Setup of run 1:
==> flow/design.v <==
`timescale 1ns / 1ps
module gain_core #(
    parameter integer DWIDTH = 16,  
    parameter integer GWIDTH = 16,  
    parameter integer FBITS  = 12   
)(
    input  wire                     clk,
    input  wire                     rst_n,      
    input  wire                     ce,         
    input  wire                     en,         
    input  wire signed [DWIDTH-1:0] data_i,     
    input  wire signed [GWIDTH-1:0] data_gain,  
    output reg  signed [DWIDTH-1:0] data_o      
);
    wire signed [DWIDTH+GWIDTH-1:0] mult_raw;
    wire signed [DWIDTH+GWIDTH-1:0] mult_rounded;
    wire signed [DWIDTH+GWIDTH-1-FBITS:0] mult_scaled;
    localparam signed [DWIDTH-1:0] MAX_VAL = {1'b0, {(DWIDTH-1){1'b1}}};  
    localparam signed [DWIDTH-1:0] MIN_VAL = {1'b1, {(DWIDTH-1){1'b0}}};  
    assign mult_raw = data_i * data_gain;
    assign mult_rounded = mult_raw + (1 << (FBITS-1));
    assign mult_scaled = mult_rounded >>> FBITS;
    always @(posedge clk) begin
        if (!rst_n) begin
            data_o <= 0;
        end else if (ce) begin
            if (!en) begin
                data_o <= data_i;
            end else begin
                if (mult_scaled > MAX_VAL) begin
                    data_o <= MAX_VAL;
                end else if (mult_scaled < MIN_VAL) begin
                    data_o <= MIN_VAL;
                end else begin
                    data_o <= mult_scaled[DWIDTH-1:0];
                end
            end
        end
    end
endmodule
`timescale 1ns / 1ps
module axis_gain_wrapper #(
    parameter integer C_S_AXI_DATA_WIDTH = 32,
    parameter integer C_S_AXI_ADDR_WIDTH = 4,
    parameter integer AUDIO_WIDTH        = 16,
    parameter integer GAIN_FBITS         = 12
)(
    input  wire aclk,
    input  wire aresetn,
    input  wire [31:0] s_axis_tdata,
    input  wire        s_axis_tlast,
    input  wire        s_axis_tvalid,
    output wire        s_axis_tready,
    output wire [31:0] m_axis_tdata,
    output wire        m_axis_tlast,
    output wire        m_axis_tvalid,
    input  wire        m_axis_tready,
    input  wire [C_S_AXI_ADDR_WIDTH-1:0] s_axi_awaddr,
    input  wire                          s_axi_awvalid,
    output reg                           s_axi_awready,
    input  wire [C_S_AXI_DATA_WIDTH-1:0] s_axi_wdata,
    input  wire [3:0]                    s_axi_wstrb,
    input  wire                          s_axi_wvalid,
    output reg                           s_axi_wready,
    output reg  [1:0]                    s_axi_bresp,
    output reg                           s_axi_bvalid,
    input  wire                          s_axi_bready,
    input  wire [C_S_AXI_ADDR_WIDTH-1:0] s_axi_araddr,
    input  wire                          s_axi_arvalid,
    output reg                           s_axi_arready,
    output reg  [C_S_AXI_DATA_WIDTH-1:0] s_axi_rdata,
    output reg  [1:0]                    s_axi_rresp,
    output reg                           s_axi_rvalid,
    input  wire                          s_axi_rready
);
    reg [31:0] reg_control;
    reg [31:0] reg_gain_l;
    reg [31:0] reg_gain_r;
    wire [1:0] addr_w = s_axi_awaddr[3:2];
    wire [1:0] addr_r = s_axi_araddr[3:2];
    always @(posedge aclk) begin
        if (!aresetn) begin
            s_axi_awready <= 1'b0;
            s_axi_wready  <= 1'b0;
            s_axi_bvalid  <= 1'b0;
            s_axi_bresp   <= 2'b00;
            reg_control <= 32'b0;
            reg_gain_l  <= 32'h0000_1000;  
            reg_gain_r  <= 32'h0000_1000;
        end else begin
            if (!s_axi_awready && s_axi_awvalid && s_axi_wvalid) begin
                s_axi_awready <= 1'b1;
                s_axi_wready  <= 1'b1;
                case (addr_w)
                    2'h0: reg_control <= s_axi_wdata;
                    2'h1: reg_gain_l  <= s_axi_wdata;
                    2'h2: reg_gain_r  <= s_axi_wdata;
                    default: ;
                endcase
            end else begin
                s_axi_awready <= 1'b0;
                s_axi_wready  <= 1'b0;
            end
            if (s_axi_awready && !s_axi_bvalid) begin
                s_axi_bvalid <= 1'b1;
                s_axi_bresp  <= 2'b00;
            end else if (s_axi_bready) begin
                s_axi_bvalid <= 1'b0;
            end
        end
    end
    always @(posedge aclk) begin
        if (!aresetn) begin
            s_axi_arready <= 1'b0;
            s_axi_rvalid  <= 1'b0;
            s_axi_rdata   <= 32'b0;
            s_axi_rresp   <= 2'b00;
        end else begin
            if (!s_axi_arready && s_axi_arvalid) begin
                s_axi_arready <= 1'b1;
                s_axi_rvalid  <= 1'b1;
                case (addr_r)
                    2'h0: s_axi_rdata <= reg_control;
                    2'h1: s_axi_rdata <= reg_gain_l;
                    2'h2: s_axi_rdata <= reg_gain_r;
                    default: s_axi_rdata <= 32'b0;
                endcase
            end else begin
                s_axi_arready <= 1'b0;
                if (s_axi_rvalid && s_axi_rready)
                    s_axi_rvalid <= 1'b0;
            end
        end
    end
    reg valid_d;
    reg last_d;
    wire stream_ready = m_axis_tready || !valid_d;
    assign s_axis_tready = stream_ready;
    assign m_axis_tvalid = valid_d;
    assign m_axis_tlast  = last_d;
    wire core_ce     = stream_ready;
    wire gain_enable = reg_control[0];
    gain_core #(
        .DWIDTH(AUDIO_WIDTH),
        .GWIDTH(16),
        .FBITS (GAIN_FBITS)
    ) u_gain_l (
        .clk       (aclk),
        .rst_n     (aresetn),
        .ce        (core_ce),
        .en        (gain_enable),
        .data_i    (s_axis_tdata[15:0]),
        .data_gain (reg_gain_l[15:0]),
        .data_o    (m_axis_tdata[15:0])
    );
    gain_core #(
        .DWIDTH(AUDIO_WIDTH),
        .GWIDTH(16),
        .FBITS (GAIN_FBITS)
    ) u_gain_r (
        .clk       (aclk),
        .rst_n     (aresetn),
        .ce        (core_ce),
        .en        (gain_enable),
        .data_i    (s_axis_tdata[31:16]),
        .data_gain (reg_gain_r[15:0]),
        .data_o    (m_axis_tdata[31:16])
    );
    always @(posedge aclk) begin
        if (!aresetn) begin
            valid_d <= 1'b0;
            last_d  <= 1'b0;
        end else if (stream_ready) begin
            valid_d <= s_axis_tvalid;
            last_d  <= s_axis_tlast;
        end
    end
endmodule
Settings: LEC_CHECK=0, CAP_MARGIN=20, CORE_MARGIN=2, CORE_UTILIZATION=58, CTS_CLUSTER_SIZE=14, HOLD_SLACK_MARGIN=0.24, SETUP_SLACK_MARGIN=0.82, SLEW_MARGIN=20; clock period 4.38 ns.
run.sh (not shown) runs the stock make flow with config.mk's settings and CLKGATE_MAP_FILE=.
Run 1: flow complete, layout not clean; failing: setup timing
For run 2, these inputs were changed with respect to run 1:
--- a/flow/config.mk
+++ b/flow/config.mk
@@ -8,7 +8,4 @@
 export CAP_MARGIN = 20
 export CORE_MARGIN = 2
-export CORE_UTILIZATION = 58
-export CTS_CLUSTER_SIZE = 14
-export HOLD_SLACK_MARGIN = 0.24
-export SETUP_SLACK_MARGIN = 0.82
+export CORE_UTILIZATION = 57
 export SLEW_MARGIN = 20
==> flow/constraint.sdc <==
create_clock -name core_clock -period 4.34 [get_ports {aclk}]
set_input_delay 0.8680 -clock core_clock [delete_from_list [all_inputs] [get_ports {aclk}]]
set_output_delay 0.8680 -clock core_clock [all_outputs]
set_load 0.01 [all_outputs]
==> comparison <==
- Status run 2: flow complete, layout not clean - setup timing
- Run 2 does better than run 1 on setup slack.
- Run 2 vs run 1 on number of buffers and inverters on the critical path: run 2 is the higher one.
- Run 2 -> run 1: largest fanout on the critical path delta 0, exact match
- Run 2 ends up with a via count of the first global-routing pass that is 181 higher than in run 1.
- Run 1 -> run 2: number of H-tree branching levels delta 0, exact match
- For sequential power, run 1 and run 2 come out practically identical.
- Via density per instance: run 2 vs run 1 — no meaningful difference
- Comparing run 2 and run 1, the lower final estimated routing congestion in global placement is on run 1.
- Summary — violation tally from detailed-route iteration zero, run 2 relative to run 1: lower, by 4.3%.
> inputs changed (run 2 -> run 3)
--- a/flow/config.mk
+++ b/flow/config.mk
@@ -8,4 +8,5 @@
 export CAP_MARGIN = 20
 export CORE_MARGIN = 2
-export CORE_UTILIZATION = 57
+export CORE_UTILIZATION = 58
+export CTS_CLUSTER_SIZE = 14
 export SLEW_MARGIN = 20
==> flow/constraint.sdc <==
create_clock -name core_clock -period 4.91 [get_ports {aclk}]
set_input_delay 0.9820 -clock core_clock [delete_from_list [all_inputs] [get_ports {aclk}]]
set_output_delay 0.9820 -clock core_clock [all_outputs]
set_load 0.01 [all_outputs]
[summary]
Nothing crashed in run 3 and all stages finished; the problem is that the final layout failed, the offending checks being setup timing. Combinational power share essentially unchanged between run 2 and run 3. Relative to run 2, worst setup margin increased by 420 ps in run 3. Density: run 3 denser than run 2. Going from run 2 to run 3, number of nets in the final layout shrank slightly. Run 2 → run 3: global-route wire length before repair higher; relative slew slack grew by 12 points; last weighted congestion value of the routability-driven placer down 5.2%; filler-free cell count of the finished design -about 1%. Worst-case vdd ir drop: run 3 > run 2.
> inputs changed (run 3 -> run 4)
--- a/flow/config.mk
+++ b/flow/config.mk
@@ -8,5 +8,4 @@
 export CAP_MARGIN = 20
 export CORE_MARGIN = 2
-export CORE_UTILIZATION = 58
-export CTS_CLUSTER_SIZE = 14
+export CORE_UTILIZATION = 14
 export SLEW_MARGIN = 20
==> flow/constraint.sdc <==
create_clock -name core_clock -period 8.85 [get_ports {aclk}]
set_input_delay 1.7700 -clock core_clock [delete_from_list [all_inputs] [get_ports {aclk}]]
set_output_delay 1.7700 -clock core_clock [all_outputs]
set_load 0.01 [all_outputs]
## What came out
- The area growth from synthesis to final layout in run 4 was lower than what run 3 gave.
- Run 4 vs. run 3: multi-input combinational area share went down by 0.99 points.
- The non-clock buffer count of run 4 falls short of that of run 3 by 264.
- Summary — total placed instance area, run 4 relative to run 3: higher, by 1.5%.
- In the tables for run 4 and run 3, instance count after placement with tap cells included reads higher with run 4.
- According to the power report, total power for run 4 is lower than for run 3.
- Run 4: PASS, flow complete, no timing, DRC or antenna violations
- From run 3 to run 4 the numbers moved as follows: worst hold slack after final layout essentially unchanged; cell area down 4.6%; clock share of power went up; buffer and inverter count on the worst path -3.
- Combinational power share for run 4: 7.3 points down relative to run 3
Changes in run 5 relative to run 4:
--- a/flow/config.mk
+++ b/flow/config.mk
@@ -8,4 +8,6 @@
 export CAP_MARGIN = 20
 export CORE_MARGIN = 2
-export CORE_UTILIZATION = 14
+export CORE_UTILIZATION = 70
+export CTS_CLUSTER_DIAMETER = 146
+export CTS_CLUSTER_SIZE = 50
 export SLEW_MARGIN = 20
==> flow/constraint.sdc <==
create_clock -name core_clock -period 8.0 [get_ports {aclk}]
set_input_delay 1.6000 -clock core_clock [delete_from_list [all_inputs] [get_ports {aclk}]]
set_output_delay 1.6000 -clock core_clock [all_outputs]
set_load 0.01 [all_outputs]
[summary]
- When run 5 is set beside run 4, its worst hold slack turns out to be 3.7 ps smaller.
- On insertion delay of the later-clocked pin in the worst-skew pair, run 5 and run 4 are neck and neck.
- Wire: run 5 routes less than run 4
- Taking run 4 as 1.0, run 5 lands at 1.3 on non-clock buffer count.
- Summary of run 5 over run 4: final design area excluding fillers fell by about 4.3%; combinational gate area moved up; number of nets at the end of the flow went up by about 2.4%.
- The headroom to the max-slew limit in run 5 was lower than what run 4 gave.
Input-level comparison between run 6 and run 5:
--- a/flow/config.mk
+++ b/flow/config.mk
@@ -7,7 +7,13 @@
 export LEC_CHECK = 0
 export CAP_MARGIN = 20
+export CELL_PAD_IN_SITES_GLOBAL_PLACEMENT = 1
+export CORE_ASPECT_RATIO = 0.59
 export CORE_MARGIN = 2
-export CORE_UTILIZATION = 70
-export CTS_CLUSTER_DIAMETER = 146
-export CTS_CLUSTER_SIZE = 50
+export CORE_UTILIZATION = 38
+export CTS_CLUSTER_DIAMETER = 149
+export CTS_CLUSTER_SIZE = 57
+export GPL_ROUTABILITY_DRIVEN = 0
+export GPL_TIMING_DRIVEN = 0
+export HOLD_SLACK_MARGIN = 0.1
 export SLEW_MARGIN = 20
+export TNS_END_PERCENT = 20
## What came out
Diff run 5 and run 6: die size lower in run 5. Run 6: detailed-router iteration count before antenna repair is 1 lower than what run 5 reported. Run 6 vs run 5 — sum of met3 wire segment lengths after detailed routing climbed by more than a quarter. Run 6: critical path data arrival time is 70 ps lower than what run 5 reported. Taking run 5 as the reference, in run 6 net count of the finished layout fell 2.2%; multi-input gate share of total cell area rose 1.6 points. In run 6, the power consumption came out 4.7% below the value in run 5. Run 5 reports its capturing instance or port of the critical path as u_gain_r.data_o[14] while run 6 reports u_gain_l.data_o[0]. Area: run 6 vs run 5 -> run 6 smaller.
No activity file was given, so power comes from the tool's default toggle rates.
